Setup of v27:
==> flow/design.v (excerpt) <==
module cpu_top_pipeline (
    input wire clk,
    input wire rst,
    output wire [7:0]  imem_addr,
    input  wire [15:0] imem_data,
    output wire [7:0]  dmem_addr,
    output wire [15:0] dmem_wdata,
    output wire        dmem_we,
    input  wire [15:0] dmem_rdata,
    output wire        halted
);
    wire [15:0] if_pc, if_instr;
    wire if_stall, if_flush;
    wire [15:0] id_pc, id_instr;
    wire [3:0] id_opcode, id_rd, id_rs1, id_rs2;
    wire [15:0] id_rs1_data, id_rs2_data, id_imm;
    wire id_reg_write, id_alu_src, id_mem_read, id_mem_write, id_mem_to_reg;
    wire id_branch, id_branch_ne, id_jump;
    wire [3:0] id_alu_op;
    wire id_halt, id_pc_write;
    wire [15:0] ex1_pc, ex1_rs1_data, ex1_rs2_data, ex1_imm;
    wire [3:0] ex1_rd, ex1_rs1, ex1_rs2, ex1_alu_op;
    wire ex1_reg_write, ex1_alu_src, ex1_mem_read, ex1_mem_write, ex1_mem_to_reg;
    wire ex1_branch, ex1_branch_ne;
    wire [15:0] ex1_alu_result, ex1_branch_target;
    wire ex1_zero;
    wire [1:0] forward_a, forward_b;
    wire [15:0] ex1_rs1_fwd, ex1_rs2_fwd;
    wire [15:0] ex2_alu_result, ex2_rs2_data, ex2_branch_target;
    wire [3:0] ex2_rd;
    wire ex2_reg_write, ex2_mem_read, ex2_mem_write, ex2_mem_to_reg;
    wire ex2_branch, ex2_branch_ne, ex2_zero;
    wire [15:0] mem_alu_result, mem_rs2_data, mem_read_data, mem_branch_target;
    wire [3:0] mem_rd;
    wire mem_reg_write, mem_mem_read, mem_mem_write, mem_mem_to_reg;
    wire mem_branch, mem_branch_ne, mem_zero;
    wire [15:0] wb_alu_result, wb_mem_data, wb_write_data;
    wire [3:0] wb_rd;
    wire wb_reg_write, wb_mem_to_reg;
    wire stall_signal, flush_signal;
    wire branch_taken, jump_taken;
    wire [15:0] jump_target;
    wire ifid_write_en;
    reg fetch_stop;
    reg halt_ex1, halt_ex2, halt_mem, halt_wb;
    wire id_halt_go;
    assign halted = halt_wb;
  ...
clock: 4.16 ns
lec_check: 0
cap_margin: 20
cell_pad_in_sites_detail_placement: 1
cell_pad_in_sites_global_placement: 3
core_margin: 9
core_utilization: 51
cts_cluster_diameter: 99
cts_cluster_size: 94
gpl_routability_driven: 0
hold_slack_margin: -0.07
max_routing_layer: met4
min_routing_layer: met2
place_density_lb_addon: 0.16
slew_margin: 20
tns_end_percent: 45
run.sh (not shown) runs the stock make flow with config.mk's settings and CLKGATE_MAP_FILE=.
v27: it failed during global placement without I/O (3_1_place_gp_skip_io), and the tool reported FLW-0024.
The following lists how v49 was set up differently from v27:
Settings: clearing CELL_PAD_IN_SITES_DETAIL_PLACEMENT, which used to be 1; putting SETUP_SLACK_MARGIN at 0.97 where nothing was set; clearing MAX_ROUTING_LAYER, which used to be met4; clearing MIN_ROUTING_LAYER, which used to be met2; clearing TNS_END_PERCENT, which used to be 45; swapping 9 for 2 in CORE_MARGIN; clearing CTS_CLUSTER_SIZE, which used to be 94; clearing CTS_CLUSTER_DIAMETER, which used to be 99; clearing HOLD_SLACK_MARGIN, which used to be -0.07; clearing PLACE_DENSITY_LB_ADDON, which used to be 0.16; swapping 51 for 64 in CORE_UTILIZATION; clearing CELL_PAD_IN_SITES_GLOBAL_PLACEMENT, which used to be 3; clearing GPL_ROUTABILITY_DRIVEN, which used to be 0; swapping 4.16 for 3.7 in the clock period (ns, I/O delays scaled along).
Notes after the runs:
The remaining runs in v27 and v49 completed every stage, whereas v27 halted early.
Row number of standard-cell rows in the floorplan: v49 lower / v27 higher
Standard cell core area: v49 better than v27
From v27 to v49 the numbers moved as follows: count of flip-flops with a built-in enable after synthesis now sits at about the same level, vertical die dimension down 37 um, cell count after synthesis now sits at about the same level.
In terms of area share of xor/xnor cells in the synthesized design, v27 and v49 differ only marginally.
v49 vs. v27: number of register bits inferred by synthesis about even, floorplan die area now sits lower.
What v13 does differently from v49 at the input level:
Settings: CTS_CLUSTER_SIZE: unset -> 36; CAP_MARGIN: 20 -> 5; SETUP_SLACK_MARGIN: 0.97 -> unset; CORE_UTILIZATION: 64 -> 68; the clock period (ns, I/O delays scaled along): 3.7 -> 3.01.
## What came out
Across v49 and v13, no clean finish was achieved.
| v13 | all stages done | FAIL | setup timing |
[flow] v49 | stages: complete | final checks: fail | reason: setup timing
The launch point of the worst path comes out u_mem_wb.rd[2] in one run and u_mem_wb.rd[0] in the other, namely in v13 and v49 respectively.
Compared with v49, v13 degrades worst setup slack.
Total length of routed met3 wires (higher): v13
Looking at placer's final routability congestion estimate, v13 sits below v49.
Going from v49 to v13, number of buffers outside the clock class in the layout increased by 9 relative to the old numbers.
Changes in v43 relative to v13:
Settings: CORE_UTILIZATION: 68 -> 72; SETUP_SLACK_MARGIN: unset -> -0.14; PLACE_DENSITY: unset -> 0.75; ABC_AREA: unset -> 1; CAP_MARGIN: 5 -> 20; the clock period (ns, I/O delays scaled along): 3.01 -> 3.03.
Findings:
v43 ends up with a number of cells in Yosys stat that is about 30% higher than in v13. v43 did not make it past global routing (5_1_grt), where a tool error ended it. Summary of v43 over v13: number of post-CTS setup repair buffers +5, sequential area share after synthesis fell 3.3 points, net count after synthesis increased by 31% relative to the old numbers, area fraction in mux cells moved down, post-synthesis cell type count saw a decrease. From v13 to v43, count of input and output buffers did not move at all. Taking v43 over v13, the number of placed cells counting well taps ratio works out to 1.3. Higher starting density of the core goes to v43 over v13. v13 has a lower instance tally after logic synthesis than v43.
What v42 does differently from v43 at the input level:
Settings: PLACE_DENSITY now 0.8, was 0.75; CORE_UTILIZATION now 71, was 72; CTS_CLUSTER_SIZE no longer set, was 36; SETUP_SLACK_MARGIN now 0.71, was -0.14; the clock period (ns, I/O delays scaled along) now 5.5, was 3.03.
Findings:
Delta (v42 minus v43): placer congestion estimate stayed essentially flat, cell count listed in synth_stat.txt held steady, area of the core region went up, half-perimeter wire length after placement dropped 7.9%, number of hold-repair buffers added at the cts stage shows no meaningful change.
As far as share of synthesized area occupied by flip-flops and latches goes, v43 and v42 are indistinguishable; the numbers are identical.
In v42, the pre-CTS worst setup slack came out 1.60 ns above the value in v43.
v42 finished all stages; the layout is clean.
The die size of v42 was inferior to that of v43.
Of v43 and v42, the higher effective utilization at floorplan belongs to v43.
Compared with v43, v42 shows die width that has gone up slightly.
### v42 -> v51
Settings: swapping 0.8 for 0.6 in PLACE_DENSITY; clearing ABC_AREA, which used to be 1; clearing SETUP_SLACK_MARGIN, which used to be 0.71; swapping 71 for 45 in CORE_UTILIZATION; swapping 5.5 for 5.31 in the clock period (ns, I/O delays scaled along).
- v42 → v51: hold slack rose 0.0042 ns; critical path depth fell about 5%; first-pass GRT wire length fell about 7%.


Starting RTL as in the previous note.
clock: 4.13 ns
lec_check: 0
abc_area: 0
cap_margin: 30
cell_pad_in_sites_detail_placement: 2
cell_pad_in_sites_global_placement: 0
core_margin: 2
core_utilization: 32
cts_cluster_size: 96
gpl_routability_driven: 0
gpl_timing_driven: 0
max_routing_layer: met4
min_routing_layer: met2
place_density_lb_addon: 0.29
slew_margin: 0
tns_end_percent: 75
The baseline aborted during 5_1_grt with GRT-0116.
Edit:
- ABC_AREA: 0 -> not set
- CAP_MARGIN: 30 -> 20
- CELL_PAD_IN_SITES_DETAIL_PLACEMENT: 2 -> not set
- CELL_PAD_IN_SITES_GLOBAL_PLACEMENT: 0 -> not set
- CORE_UTILIZATION: 32 -> 64
- CTS_CLUSTER_SIZE: 96 -> not set
- GPL_ROUTABILITY_DRIVEN: 0 -> not set
- GPL_TIMING_DRIVEN: 0 -> not set
- MAX_ROUTING_LAYER: met4 -> not set
- MIN_ROUTING_LAYER: met2 -> not set
- PLACE_DENSITY: not set -> 0.6
- PLACE_DENSITY_LB_ADDON: 0.29 -> not set
- SLEW_MARGIN: 0 -> 20
- TNS_END_PERCENT: 75 -> not set
- clock period: 4.13 -> 4.4 ns (I/O delays scaled with it)
With this change the flow finished but failed the layout checks on setup timing.
Die size fell by 49%.
Area after synthesis stays the same.
Synthesized cell count does not change.
Edit:
- ABC_AREA: not set -> 1
- CORE_UTILIZATION: 64 -> 65
- PLACE_DENSITY: 0.6 -> not set
- clock period: 4.4 -> 2.95 ns (I/O delays scaled with it)
What happened: The new run produced a layout that fails on setup timing; cell area grows by 12%; via count grows by 26%; routed wire length grows by 34%; hold slack improved by 0.0063 ns; clock-buffer cell count shrinks by 11; die size grows by 5.3%; utilization grows by 4.7 points; area after synthesis grows by 7.0%.
Edit:
- CAP_MARGIN: 20 -> 0
- CORE_UTILIZATION: 65 -> 67
- CTS_CLUSTER_DIAMETER: not set -> 373
Result:
- The changed run reached the layout checks and failed them: setup timing
- cell count falls by a few percent
- design area falls slightly
- synthesized cell count stays the same
- critical path depth rises by 1
- routed wire length falls by a few percent
- core utilization rises by 2.2 points
- via count falls slightly
- hold slack stays flat
- maximum frequency rises by a few percent
Edit:
- ABC_AREA: 1 -> not set
- CAP_MARGIN: 0 -> 20
- CORE_UTILIZATION: 67 -> 40
- CTS_CLUSTER_DIAMETER: 373 -> not set
- PLACE_DENSITY: not set -> 0.6
- clock period: 2.95 -> 5.31 ns (I/O delays scaled with it)
- The new run produced a clean layout
- synthesized cell count decreases by a quarter to a third
- setup slack improves by 1.0 ns
- cell area decreases by roughly a tenth
- clock-buffer cell count increases by 1
- routed wire length decreases by about a fifth
- die area increases by well over a third


== job 101 ==
cpu_top_pipeline again, from the RTL that the note above started with.
clock: 6.24 ns
lec_check: 0
cap_margin: 40
core_aspect_ratio: 1.74
core_margin: 6
core_utilization: 19
gpl_timing_driven: 0
hold_slack_margin: 0.18
place_density_lb_addon: 0.07
slew_margin: 30
[inputs] job 102 vs job 101
# job 101
export LEC_CHECK = 0
export CAP_MARGIN = 40
export CORE_ASPECT_RATIO = 1.74
export CORE_MARGIN = 6
export CORE_UTILIZATION = 19
export GPL_TIMING_DRIVEN = 0
export HOLD_SLACK_MARGIN = 0.18
export PLACE_DENSITY_LB_ADDON = 0.07
export SLEW_MARGIN = 30
create_clock -name core_clock -period 6.24 [get_ports {clk}]
# job 102
export LEC_CHECK = 0
export CAP_MARGIN = 0
export CORE_MARGIN = 2
export CORE_UTILIZATION = 72
export CTS_CLUSTER_SIZE = 30
export PLACE_DENSITY = 0.78
export SLEW_MARGIN = 20
create_clock -name core_clock -period 4.34 [get_ports {clk}]
==> comparison <==
Job 101 finished all stages; the layout is clean. Final checks on job 102, whose flow otherwise completed, came back failing, citing setup timing. Job 102 gives less clock network area share than job 101 did. Between job 101 and job 102, the flow reports final area decreasing by a few percent.
Edits applied to the flow inputs when going from job 102 to job 103:
# job 102
export LEC_CHECK = 0
export CAP_MARGIN = 0
export CORE_MARGIN = 2
export CORE_UTILIZATION = 72
export CTS_CLUSTER_SIZE = 30
export PLACE_DENSITY = 0.78
export SLEW_MARGIN = 20
create_clock -name core_clock -period 4.34 [get_ports {clk}]
# job 103
export LEC_CHECK = 0
export ABC_AREA = 1
export CAP_MARGIN = 0
export CORE_MARGIN = 2
export CORE_UTILIZATION = 72
export CTS_CLUSTER_SIZE = 36
export PLACE_DENSITY = 0.75
export SETUP_SLACK_MARGIN = 0.8
export SLEW_MARGIN = 20
create_clock -name core_clock -period 3.04 [get_ports {clk}]
==> comparison <==
- Job 103 did not make it past 5_1_grt, where a tool error ended it.
- Job 103 vs. job 102: die span in x now sits higher; global placer's final weighted congestion now sits higher; number of cells produced by synthesis now sits higher.
- Re synthesized area: job 103 is 0.0017 mm2 up on job 102.
- Between job 103 and job 102, cell count in the Yosys report is higher for job 103, job 102 comes in under that.
- From job 102 to job 103 the numbers moved as follows: total placed cells including tap cells now sits higher, arithmetic-cell share of the synthesized area counting full adders, half adders and majority gates now sits lower, area of the chip now sits higher.
- On placement-stage worst setup slack, job 102 loses to job 103.
- Pre-placement core utilization was higher in the run labelled job 103.
#### Input delta (job 104 over job 103)
# job 103
export LEC_CHECK = 0
export ABC_AREA = 1
export CAP_MARGIN = 0
export CORE_MARGIN = 2
export CORE_UTILIZATION = 72
export CTS_CLUSTER_SIZE = 36
export PLACE_DENSITY = 0.75
export SETUP_SLACK_MARGIN = 0.8
export SLEW_MARGIN = 20
create_clock -name core_clock -period 3.04 [get_ports {clk}]
# job 104
export LEC_CHECK = 0
export ABC_AREA = 1
export CAP_MARGIN = 0
export CORE_MARGIN = 2
export CORE_UTILIZATION = 71
export PLACE_DENSITY = 0.8
export SETUP_SLACK_MARGIN = -0.23
export SLEW_MARGIN = 20
create_clock -name core_clock -period 3.75 [get_ports {clk}]
Notes after the runs:
Diff job 103 -> job 104: CTS buffer count went down 2.1%; HPWL after detailed placement lost 1.7%; maximum clock path buffer count flat; net count of the mapped netlist stayed essentially flat; die extent in x up about 0.7%.
[job 104] flow finished | final checks: failed | reasons: setup timing
Comparing job 104 against job 103, there is no change at all in summed instance area of the synthesized netlist.
